==> inputs of 06-03 <==
==> flow/design.v <==
`timescale 1ns / 1ps
module FreqCounter(
	 input clock,
	 input reset,
	 input IPS_left,
     input IPS_mid,
     input IPS_right,
	 input signalleftred,
	 input signalleftblue,
	 input signalrightred,
	 input signalrightblue,	 
	 output right_red,
	 output left_red,
	 output left_forward,
     output left_backward,
     output right_forward,
     output right_backward,
	 output a, b, c, d, e, f, g,  
     output [3:0]an
    );
parameter countToR = 53711;  
parameter countToL = 53711;  
parameter Delay = 195313;  
reg [15:0] right_red_freq_count;
reg [15:0] left_red_freq_count;
reg [15:0] right_blue_freq_count;
reg [15:0] left_blue_freq_count;
reg [15:0] freq_outR;
reg [15:0] freqHold0R;
reg [15:0] freqHold1R;
reg [15:0] freqHold2R;
reg [15:0] freqHold3R;
reg [15:0] freqHold4R;
reg [15:0] freqHold5R;
reg [15:0] freqHold6R;
reg [15:0] freqHold7R;
reg [15:0] freqHold8R;
reg [15:0] freqHold9R;
reg [15:0] freqHold10R;
reg [15:0] freqHold11R;
reg [15:0] freqHold12R;
reg [15:0] freqHold13R;
reg [15:0] freqHold14R;
reg [15:0] freqHold15R;
reg [15:0] freq_outL;
reg [15:0] freqHold0L;
reg [15:0] freqHold1L;
reg [15:0] freqHold2L;
reg [15:0] freqHold3L;
reg [15:0] freqHold4L;
reg [15:0] freqHold5L;
reg [15:0] freqHold6L;
reg [15:0] freqHold7L;
reg [15:0] freqHold8L;
reg [15:0] freqHold9L;
reg [15:0] freqHold10L;
reg [15:0] freqHold11L;
reg [15:0] freqHold12L;
reg [15:0] freqHold13L;
reg [15:0] freqHold14L;
reg [15:0] freqHold15L;
reg temp_right_red;
reg temp_left_red;
reg [15:0] fcountR;
reg [15:0] fcountL;
reg [10:0] scounterR;
reg [10:0] scounterL;
reg [10:0] dcounter;
reg [10:0] swidthR;
reg [10:0] swidthL;
reg old_sig1;
reg old_sig2;
reg old_sig3;
reg old_sig4;
reg [4:0] debounce_sig1;
reg [4:0] debounce_sig2;
reg [4:0] debounce_sig3;
reg [4:0] debounce_sig4;
reg [2:0] avClkR;
reg [2:0] avClkL;
reg [18:0] freqTempR;
reg [18:0] freqTempL;
reg [3:0]temp_an;
reg [6:0]temp_sseg;
reg [9:0] mcounter;  
reg [9:0] mwidth;    
reg temp_left_forward;       
reg temp_left_backward;      
reg temp_right_forward;
reg temp_right_backward;
reg [2:0] state;
reg [17:0] servodelaycount;
reg incflag;
always @(posedge clock) begin
  if (reset) begin
	fcountR = 16'b0;
	fcountL = 16'b0;
	scounterR = 11'b0;
	scounterL = 11'b0;
	dcounter = 11'b0;
	old_sig1 = 1'b0;
	old_sig2 = 1'b0;
	old_sig3 = 1'b0;
	old_sig4 = 1'b0;
	freq_outR = 16'b0;
	freq_outL = 16'b0;
	right_red_freq_count = 16'b0;
	left_red_freq_count = 16'b0;
	right_blue_freq_count = 16'b0;
	left_blue_freq_count = 16'b0;
	avClkR = 3'b0;
	freqTempR <= 19'b0;
	freqHold0R = 16'b0;
	freqHold1R = 16'b0;
	freqHold2R = 16'b0;
	freqHold3R = 16'b0;
	freqHold4R = 16'b0;
	freqHold5R = 16'b0;
	freqHold6R = 16'b0;
	freqHold7R = 16'b0;
	freqHold8R = 16'b0;
	freqHold9R = 16'b0;
	freqHold10R = 16'b0;
	freqHold11R = 16'b0;
	freqHold12R = 16'b0;
	freqHold13R = 16'b0;
	freqHold14R = 16'b0;
	freqHold15R = 16'b0;
	avClkL = 3'b0;
	freqTempL <= 19'b0;
	freqHold0L = 16'b0;
	freqHold1L = 16'b0;
	freqHold2L = 16'b0;
	freqHold3L = 16'b0;
	freqHold4L = 16'b0;
	freqHold5L = 16'b0;
	freqHold6L = 16'b0;
	freqHold7L = 16'b0;
	freqHold8L = 16'b0;
	freqHold9L = 16'b0;
	freqHold10L = 16'b0;
	freqHold11L = 16'b0;
	freqHold12L = 16'b0;
	freqHold13L = 16'b0;
	freqHold14L = 16'b0;
	freqHold15L = 16'b0;
	debounce_sig1 = 5'b0;
	debounce_sig2 = 5'b0;
	debounce_sig3 = 5'b0;
	debounce_sig4 = 5'b0;
	temp_right_red <= 1'b0;
	temp_left_red <= 1'b0;
  end
  else begin
	fcountR = fcountR + 1;
	fcountL = fcountL + 1;
	scounterR = scounterR + 1;
	scounterL = scounterL + 1;
	dcounter = dcounter + 1;
	debounce_sig1[0] = signalleftred;
	debounce_sig2[0] = signalleftblue;
	debounce_sig3[0] = signalrightred;
	debounce_sig4[0] = signalrightblue;
	debounce_sig1 = debounce_sig1 << 1;
	debounce_sig2 = debounce_sig2 << 1;
	debounce_sig3 = debounce_sig3 << 1;
	debounce_sig4 = debounce_sig4 << 1;
	if ((&debounce_sig1) | (~&debounce_sig1))begin
		if ((signalleftred != old_sig1)) begin
			left_red_freq_count = left_red_freq_count +1;
		end
	end
	if ((&debounce_sig2) | (~&debounce_sig2))begin
        if ((signalleftblue != old_sig2)) begin
            left_blue_freq_count = left_blue_freq_count +1;
        end
    end	
	if ((&debounce_sig3) | (~&debounce_sig3))begin
        if ((signalrightred != old_sig3)) begin
            right_red_freq_count = right_red_freq_count +1;
        end
    end
	if ((&debounce_sig4) | (~&debounce_sig4))begin
        if ((signalrightblue != old_sig4)) begin
            right_blue_freq_count = right_blue_freq_count +1;
        end
    end        
	if (fcountR >= (countToR >> 4)) begin
		freq_outR = right_red_freq_count << 3; 
		freq_outR = right_blue_freq_count << 3; 
		fcountR = 0;
		right_red_freq_count = 0;		
		right_blue_freq_count = 0;
		avClkR = avClkR + 1;
	end
	case (avClkR)
            0 : freqHold0R = freq_outR;
            1 : freqHold1R = freq_outR;
            2 : freqHold2R = freq_outR;
            3 : freqHold3R = freq_outR;
            4 : freqHold4R = freq_outR;
            5 : freqHold5R = freq_outR;
            6 : freqHold6R = freq_outR;
            7 : begin
                    freqHold7R = freq_outR;
                    freqTempR <= freqHold0R + freqHold1R + freqHold2R + freqHold3R +freqHold4R + freqHold5R + freqHold6R + freqHold7R+freqHold8R + freqHold9R + freqHold10R + freqHold11R +freqHold12R + freqHold13R + freqHold14R + freqHold15R;
                 end
          default :;
      endcase
	if (fcountL >= (countToL >> 4)) begin		
		freq_outL = left_red_freq_count << 3; 
		freq_outL = left_blue_freq_count << 3; 
		fcountL = 0;		
		left_red_freq_count = 0;		
		left_blue_freq_count = 0;
		avClkL = avClkL + 1;
	end
    case (avClkL)
		0 : freqHold0L = freq_outL;
		1 : freqHold1L = freq_outL;
		2 : freqHold2L = freq_outL;
		3 : freqHold3L = freq_outL;
		4 : freqHold4L = freq_outL;
		5 : freqHold5L = freq_outL;
		6 : freqHold6L = freq_outL;
		7 : begin
				freqHold7L = freq_outL;
				freqTempL <= freqHold0L + freqHold1L + freqHold2L + freqHold3L +freqHold4L + freqHold5L + freqHold6L + freqHold7L + freqHold8L + freqHold9L + freqHold10L + freqHold11L +freqHold12L + freqHold13L + freqHold14L + freqHold15L;
			 end
		default :;
	endcase
	old_sig1 = signalleftred;
	old_sig2 = signalleftblue;
	old_sig3 = signalrightred;
	old_sig4 = signalrightblue;
	freqHold8R = freqHold0R;
	freqHold9R = freqHold1R;
	freqHold10R = freqHold2R;
	freqHold11R = freqHold3R;
	freqHold12R = freqHold4R;
	freqHold13R = freqHold5R;
	freqHold14R = freqHold6R;
	freqHold15R = freqHold7R;
    freqHold8L = freqHold0L;
    freqHold9L = freqHold1L;
    freqHold10L = freqHold2L;
    freqHold11L = freqHold3L;
    freqHold12L = freqHold4L;
    freqHold13L = freqHold5L;
    freqHold14L = freqHold6L;
    freqHold15L = freqHold7L;
    if (scounterR < swidthR) begin        
        temp_right_red <= 1;
    end
    else begin
        temp_right_red <= 0;
    end
    if (scounterL < swidthL) begin        
        temp_left_red <= 1;
    end
    else begin
        temp_left_red <= 0;
    end
  end
end
    always @ (posedge clock) begin
      if (reset) begin
        mcounter = 10'b0;
        temp_left_forward <= 1'b0;
        temp_left_backward <= 1'b0;
        temp_right_forward <= 1'b0;
        temp_right_backward <= 1'b0;
      end
      else begin
        mcounter = mcounter + 1;   
        if (IPS_left == 1 && IPS_mid == 1 && IPS_right == 0) begin              
            temp_left_backward <= 0;
            temp_right_forward <= 0;            
            if (mcounter < mwidth) begin
                temp_left_forward <= 1;
                temp_right_backward <= 1;
              end 
            else begin
                temp_left_forward <= 0;
                temp_right_backward <= 0;
              end            
        end
        if (IPS_left == 1 && IPS_mid == 0 && IPS_right == 1) begin              
            temp_left_backward <= 0;
            temp_right_backward <= 0;            
            if (mcounter < mwidth) begin
                temp_left_forward <= 1;
                temp_right_forward <= 1;
              end 
            else begin
                temp_left_forward <= 0;
                temp_right_forward <= 0;
              end            
        end
        if (IPS_left == 1 && IPS_mid == 0 && IPS_right == 0) begin              
            temp_left_backward <= 0;
            temp_right_forward <= 0;            
            temp_right_backward <= 0;
            if (mcounter < mwidth) begin
                temp_left_forward <= 1;                
              end 
            else begin
                temp_left_forward <= 0;                
              end            
        end 
        if (IPS_left == 0 && IPS_mid == 1 && IPS_right == 1) begin              
            temp_left_forward <= 0;
            temp_right_backward <= 0;            
            if (mcounter < mwidth) begin
                temp_left_backward <= 1;
                temp_right_forward <= 1;
              end 
            else begin
                temp_left_backward <= 0;
                temp_right_forward <= 0;
              end            
        end          
        if (IPS_left == 0 && IPS_mid == 0 && IPS_right == 1) begin              
            temp_left_forward <= 0;
            temp_left_backward <= 0;                        
            temp_right_backward <= 0;
            if (mcounter < mwidth) begin
                temp_right_forward <= 1;                
              end 
            else begin
                temp_right_forward <= 0;                
              end            
        end 
      end
    end
    always @ (*) begin
         if (IPS_left == 0 || IPS_mid == 0 || IPS_right == 0) begin   
             mwidth = 10'd1023;
         end
         else begin               
             mwidth = 10'd0;      
         end
       end
       always @(posedge clock) begin
          if (reset) begin
            swidthR <= 11'd220;
            swidthL <= 11'd59;
            state = 3'b000;
            servodelaycount = 18'b0;
            incflag = 1'b0;
          end
          else begin
            servodelaycount = servodelaycount + 1;
            case(state)
                3'b000: begin
                    incflag = 0;
                    if (((freqTempR >> 4) >= 250)) begin
                        state = 3'b100;
                    end
                    if (((freqTempL >> 4) >= 250)) begin
                        state = 3'b101;
                    end
                end    
                3'b001: begin 
                    if (incflag == 0) begin
                        swidthR <= swidthR - 11'd54;
                        incflag = 1;
                    end
                    if (servodelaycount>=Delay)begin
                        swidthL <= swidthL + 11'd54;
                        state = 3'b011;
                    end
                end
                3'b010: begin
                    if (incflag == 0) begin
                        swidthL <= swidthL + 11'd54;
                        incflag = 1;
                    end
                    if (servodelaycount>=Delay)begin
                        swidthR <= swidthR - 11'd54;
                        state = 3'b011;
                    end
                end
                3'b011: begin
                    servodelaycount = 0;
                    state = 3'b000;
                end 
                3'b100: begin
                    servodelaycount = 0;
                    state = 3'b001;
                end  
                3'b101: begin
                    servodelaycount = 0;
                    state = 3'b010;
                end           
           endcase
          end
       end
always @ (*) begin      
     case(dcounter[10:9])               
               2'b00 :   
                begin                 
                 temp_an = 4'b1110;
                  if (((freqTempR >> 4) >= 250) || ((freqTempL >> 4) >= 250)) begin
                    temp_sseg = 7'b1000110;   
                  end
                  else begin
                    temp_sseg = 7'b1111111;   
                  end
                end
              2'b01:   
                begin
                temp_an = 4'b1101;
                    if ((((freqTempR >> 4) < 250) &&  ((freqTempR >> 4) > 25)) || (((freqTempL >> 4) < 250) && ((freqTempL >> 4) > 25))) begin
                        temp_sseg = 7'b0001110;  
                    end 
                    else begin
                        temp_sseg = 7'b1111111;  
                    end
                end 
               2'b10:   
                begin
                 temp_an = 4'b1011;
                 temp_sseg = 7'b1111111;    
                end
               2'b11:   
                begin
                 temp_an = 4'b0111;                 
                 temp_sseg = 7'b1111111;   
                end
    endcase
end
  assign right_red = temp_right_red;
  assign left_red = temp_left_red;
  assign an = temp_an;
  assign {g, f, e, d, c, b, a} = temp_sseg;
  assign left_forward = temp_left_forward;
  assign left_backward = temp_left_backward;
  assign right_forward = temp_right_forward;        
  assign right_backward = temp_right_backward;
endmodule
==> flow/run.sh <==
#!/bin/bash
# the make line also repeats each setting of config.mk as NAME=value (left out here)
make -C /OpenROAD-flow-scripts/flow DESIGN_CONFIG=/design/flow/config.mk WORK_HOME=/design/flow/orfs CLKGATE_MAP_FILE= finish
==> flow/config.mk <==
export PLATFORM = sky130hd
export DESIGN_NAME = FreqCounter
export DESIGN_NICKNAME = FreqCounter
export VERILOG_FILES = /design/flow/design.v
export SDC_FILE = /design/flow/constraint.sdc
export NUM_CORES = 4
export LEC_CHECK = 0
export CAP_MARGIN = 40
export CELL_PAD_IN_SITES_DETAIL_PLACEMENT = 1
export CORE_MARGIN = 2
export CORE_UTILIZATION = 42
export CTS_CLUSTER_DIAMETER = 353
export GPL_ROUTABILITY_DRIVEN = 1
export GPL_TIMING_DRIVEN = 1
export MAX_ROUTING_LAYER = met5
export SLEW_MARGIN = 20
==> flow/constraint.sdc <==
create_clock -name core_clock -period 7.56 [get_ports {clock}]
set_input_delay 1.5120 -clock core_clock [delete_from_list [all_inputs] [get_ports {clock}]]
set_output_delay 1.5120 -clock core_clock [all_outputs]
set_load 0.01 [all_outputs]
==> 05-09 (differences from 06-03) <==
==> flow/config.mk (replaced) <==
export PLATFORM = sky130hd
export DESIGN_NAME = FreqCounter
export DESIGN_NICKNAME = FreqCounter
export VERILOG_FILES = /design/flow/design.v
export SDC_FILE = /design/flow/constraint.sdc
export NUM_CORES = 4
export LEC_CHECK = 0
export ABC_AREA = 1
export CAP_MARGIN = 20
export CORE_MARGIN = 2
export CORE_UTILIZATION = 69
export SLEW_MARGIN = 20
export TNS_END_PERCENT = 5
==> flow/constraint.sdc (replaced) <==
create_clock -name core_clock -period 5.8 [get_ports {clock}]
set_input_delay 1.1600 -clock core_clock [delete_from_list [all_inputs] [get_ports {clock}]]
set_output_delay 1.1600 -clock core_clock [all_outputs]
set_load 0.01 [all_outputs]
==> impl_results.html <==
<p>Metrics extracted from the flow reports.</p>
<table>
<tr><th>Metric</th><th>Value</th></tr>
<tr><th colspan="2">Worst setup path</th></tr>
<tr><td>Chain of cells forming the critical path</td><td>ha_1, nand4_2, or3b_1, a21oi_1, o22a_1, nor2_2, a21oi_1, inv_1, fa_1, inv_1, fa_1, fa_1, inv_1, fa_1, nand4b_1, fa_1, nor2b_1, o31ai_1, a21oi_1, a2111oi_0, nor2_1, o21a_1, o21a_1, o32ai_1</td></tr>
<tr><td>Count of cells along the worst register-to-register path</td><td>24</td></tr>
<tr><td>Slack of the worst reg-to-reg path</td><td>0.44 ns</td></tr>
<tr><th colspan="2">CTS</th></tr>
<tr><td>Number of buffers added by the clock tree synthesis step</td><td>54</td></tr>
<tr><th colspan="2">Floorplanning</th></tr>
<tr><td>Die extent in y</td><td>252.9 µm</td></tr>
<tr><th colspan="2">Layout</th></tr>
<tr><td>Count of placed standard cells in the final layout, fillers left out</td><td>3615</td></tr>
<tr><th colspan="2">Outcome</th></tr>
<tr><td>Run status</td><td>no timing/DRC/antenna violations</td></tr>
<tr><th colspan="2">Pwr</th></tr>
<tr><td>Peak supply drop</td><td>0.1567 mV</td></tr>
</table>
the above is filed under 06-03

==> impl_results.html <==
<p>Metrics extracted from the flow reports.</p>
<table>
<tr><th>Metric</th><th>Value</th></tr>
<tr><th colspan="2">Pwr</th></tr>
<tr><td>Peak supply drop</td><td>0.2963 mV</td></tr>
<tr><th colspan="2">CTS</th></tr>
<tr><td>Number of buffers added by the clock tree synthesis step</td><td>51</td></tr>
<tr><th colspan="2">Outcome</th></tr>
<tr><td>Run status</td><td>no timing/DRC/antenna violations</td></tr>
<tr><th colspan="2">Worst setup path</th></tr>
<tr><td>Slack of the worst reg-to-reg path</td><td>0.12 ns</td></tr>
<tr><td>Count of cells along the worst register-to-register path</td><td>32</td></tr>
<tr><th colspan="2">Floorplanning</th></tr>
<tr><td>Die extent in y</td><td>206.9 µm</td></tr>
</table>
the above is filed under 05-09


========
==> amber <==
Starts from the design.v that is shown in full above.
clock: 6.64 ns
lec_check: 0
abc_area: 1
cap_margin: 20
core_margin: 2
core_utilization: 72
place_density_lb_addon: 0.01
setup_slack_margin: 1.12
slew_margin: 20
run.sh (not shown) runs the stock make flow with config.mk's settings and CLKGATE_MAP_FILE=.
==> lagoon (differences from amber) <==
Settings changed: ABC_AREA 1 to default, SETUP_SLACK_MARGIN 1.12 to 1.92.
==> flow/constraint.sdc (replaced) <==
create_clock -name core_clock -period 7.07 [get_ports {clock}]
set_input_delay 1.4140 -clock core_clock [delete_from_list [all_inputs] [get_ports {clock}]]
set_output_delay 1.4140 -clock core_clock [all_outputs]
set_load 0.01 [all_outputs]
==> quartz (differences from amber) <==
Settings changed: ABC_AREA 1 to default, CORE_UTILIZATION 72 to 70, CTS_CLUSTER_SIZE from default to 22, PLACE_DENSITY_LB_ADDON 0.01 to default, SETUP_SLACK_MARGIN 1.12 to default.
==> flow/constraint.sdc (replaced) <==
create_clock -name core_clock -period 6.16 [get_ports {clock}]
set_input_delay 1.2320 -clock core_clock [delete_from_list [all_inputs] [get_ports {clock}]]
set_output_delay 1.2320 -clock core_clock [all_outputs]
set_load 0.01 [all_outputs]
==> raven (differences from amber) <==
Settings changed: ABC_AREA 1 to default, CORE_UTILIZATION 72 to 9, PLACE_DENSITY_LB_ADDON 0.01 to default, SETUP_SLACK_MARGIN 1.12 to default.
==> flow/constraint.sdc (replaced) <==
create_clock -name core_clock -period 10.9 [get_ports {clock}]
set_input_delay 2.1800 -clock core_clock [delete_from_list [all_inputs] [get_ports {clock}]]
set_output_delay 2.1800 -clock core_clock [all_outputs]
set_load 0.01 [all_outputs]
==> results <==
Fraction of synthesized cell area taken by the top area cell type: quartz 36.6%; raven 36.6%; amber 33.6%; lagoon 36.6%
Core Footprint: quartz 36600 um2; raven 288000 um2; amber 38800 um2; lagoon 35600 um2
Critical path buffers and inverters: quartz 5; raven 4; amber 7; lagoon 5
Run status: quartz complete, but fails checks; raven no timing/DRC/antenna violations; amber no timing/DRC/antenna violations; lagoon no timing/DRC/antenna violations
Layout check failures: quartz negative setup slack; raven -; amber -; lagoon -
Non-clk invs: quartz 286; raven 286; amber 643; lagoon 286
Share of the yosys chip area belonging to registers: quartz 36.6%; raven 36.6%; amber 33.6%; lagoon 36.6%
Chip area from the yosys synthesis statistics: quartz 26000 um2; raven 26000 um2; amber 28400 um2; lagoon 26000 um2
Worst Setup EP: quartz freqTempL[17]; raven freqTempR[17]; amber freqTempR[13]; lagoon freqTempL[17]
Aoi/oai-family share of the synthesized area: quartz 10.6%; raven 10.6%; amber 2.64%; lagoon 10.6%
Largest stage delay on the critical path: quartz 0.53 ns; raven 0.79 ns; amber 0.52 ns; lagoon 0.54 ns
Fraction of area in clock buffers and inverters: quartz 5.63%; raven 5.26%; amber 5.23%; lagoon 5.52%
Worst-path cell with the longest stage delay: quartz fa_1; raven a21oi_1; amber fa_1; lagoon fa_1
Top fanout value on the critical path: quartz 17; raven 10; amber 7; lagoon 6
Area occupied by registers: quartz 9540 um2; raven 9530 um2; amber 9580 um2; lagoon 9560 um2
Setup-violating endpoint count in the final report: quartz 1; raven 0; amber 0; lagoon 0
Clk pin slew, worst setup/hold paths: quartz 0.06 ns; raven 0.07 ns; amber 0.06 ns; lagoon 0.06 ns
Cell Rows: quartz 70; raven 197; amber 72; lagoon 69
Total die size: quartz 38700 um2; raven 293000 um2; amber 41000 um2; lagoon 37700 um2
Fin Hold WS: quartz 0.458 ns; raven 0.450 ns; amber 0.444 ns; lagoon 0.450 ns
Number of DRC markers after the initial detailed-route iteration: quartz 1250; raven 972; amber 1931; lagoon 1617
Power figures rest on the tool's default switching activity, not on a simulated workload.
